## top
module top(
	clk,
	n_rst,
	bt,
	btstar,
	led
);
parameter T_1S = 20'd1_000_000;  
parameter T_20MS = 15'd20_000;  
input clk;
input n_rst;
input [9:0] bt;
input btstar;
output led;
wire [9:0] bt_w;
wire btstar_w;
wire led_w;
bd_if #(
	.T_1S(T_1S),
	.T_20MS(T_20MS)
) u_bd_if(
    .clk(clk),
    .n_rst(n_rst),
    .bt_i(bt),
    .btstar_i(btstar),
    .led_i(led_w),
    .bt_o(bt_w),
    .btstar_o(btstar_w),
    .led_o(led)
);
doorlock_hdl u_doorlock(
    .clk(clk),
    .n_rst(n_rst),
    .bt(bt_w),
    .btstar(btstar_w),
    .led(led_w)
);
endmodule
Size: roughly 1600 cells after synthesis, roughly 220 flip-flops, ~14 I/O pins, about 0.012 mm2 of cells after synthesis.
Settings: LEC_CHECK=0, ABC_AREA=1, CAP_MARGIN=35, CORE_MARGIN=7, CORE_UTILIZATION=40, CTS_CLUSTER_DIAMETER=192, CTS_CLUSTER_SIZE=28, GPL_TIMING_DRIVEN=1, HOLD_SLACK_MARGIN=-0.04, SETUP_SLACK_MARGIN=-0.18, SLEW_MARGIN=20; clock period 5.15 ns.
run.sh (not shown) runs the stock make flow with config.mk's settings and CLKGATE_MAP_FILE=.
Edit:
- ABC_AREA: 1 -> default
- CAP_MARGIN: 35 -> 10
- CORE_MARGIN: 7 -> 2
- CTS_CLUSTER_DIAMETER: 192 -> default
- CTS_CLUSTER_SIZE: 28 -> default
- GPL_TIMING_DRIVEN: 1 -> default
- HOLD_SLACK_MARGIN: -0.04 -> -0.01
- MAX_ROUTING_LAYER: default -> met5
- SETUP_SLACK_MARGIN: -0.18 -> default
- clock period: 5.15 -> 2.33 ns (I/O delays scaled with it)
=> With this change the flow finished but fails on setup timing; via count is lower by about 18%; global-route usage is higher by 1.5 points; register-to-register slack loses 3.4 ns; synthesized area is lower by about 13%; wire length is lower by 16%; total power is higher to 3.2 times its value; die area is lower by about 22%; worst setup slack loses 2.7 ns.
Edit:
- CAP_MARGIN: 10 -> 20
- CORE_UTILIZATION: 40 -> 72
- CTS_CLUSTER_DIAMETER: default -> 51
- HOLD_SLACK_MARGIN: -0.01 -> default
- MAX_ROUTING_LAYER: met5 -> default
- PLACE_DENSITY: default -> 0.67
- SETUP_SLACK_MARGIN: default -> 2.04
- clock period: 2.33 -> 7.47 ns (I/O delays scaled with it)
What happened:
- The changed run completed with no timing, DRC or antenna violations
- synthesized cell count does not change
- utilization increases by 33 points
- design area drops by a little under a tenth
- sequential cell count does not change
- area after synthesis is unchanged
- power drops by well over a third
- worst hold slack gains 0.0034 ns
- clock skew climbs by 0.0042 ns
- wire length increases by a few percent
Edit:
- CAP_MARGIN: 20 -> 10
- SETUP_SLACK_MARGIN: 2.04 -> 0.86
- clock period: 7.47 -> 6.33 ns (I/O delays scaled with it)
What happened: Final area is lower by 0.49%. Routed wire length falls by 1.7%. Cell count is unchanged. Setup slack got worse by 1.0 ns. Synthesized cell count is unchanged.
Edit:
- ABC_AREA: default -> 1
- CAP_MARGIN: 10 -> 40
- CTS_CLUSTER_DIAMETER: 51 -> 97
- CTS_CLUSTER_SIZE: default -> 13
- PLACE_DENSITY: 0.67 -> default
- PLACE_DENSITY_LB_ADDON: default -> 0.2
- SETUP_SLACK_MARGIN: 0.86 -> 0.34
- clock period: 6.33 -> 1.91 ns (I/O delays scaled with it)
Result:
- The new run completed without violations
- register-to-register slack degrades by 3.2 ns
- synthesized cell count grows by 53%
- maximum frequency grows by 81%
- worst setup slack is worse by 3.2 ns
- utilization came out higher by 1.3 points
- synthesized area rose by 15%
- sequential share of layout area fell by 7.7 points
Edit:
- CAP_MARGIN: 40 -> 0
- CELL_PAD_IN_SITES_GLOBAL_PLACEMENT: default -> 0
- CTS_CLUSTER_DIAMETER: 97 -> 353
- GPL_TIMING_DRIVEN: default -> 1
- HOLD_SLACK_MARGIN: default -> 0.23
- MIN_ROUTING_LAYER: default -> met1
- PLACE_DENSITY: default -> 0.4
- PLACE_DENSITY_LB_ADDON: 0.2 -> default
- SETUP_SLACK_MARGIN: 0.34 -> 0.45
- SLEW_MARGIN: 20 -> 40
Worst setup slack gets worse by 0.023 ns.
Utilization rises by 5.7 points.
Via count went up by 5.4%.
Power and IR drop assume default switching activity.
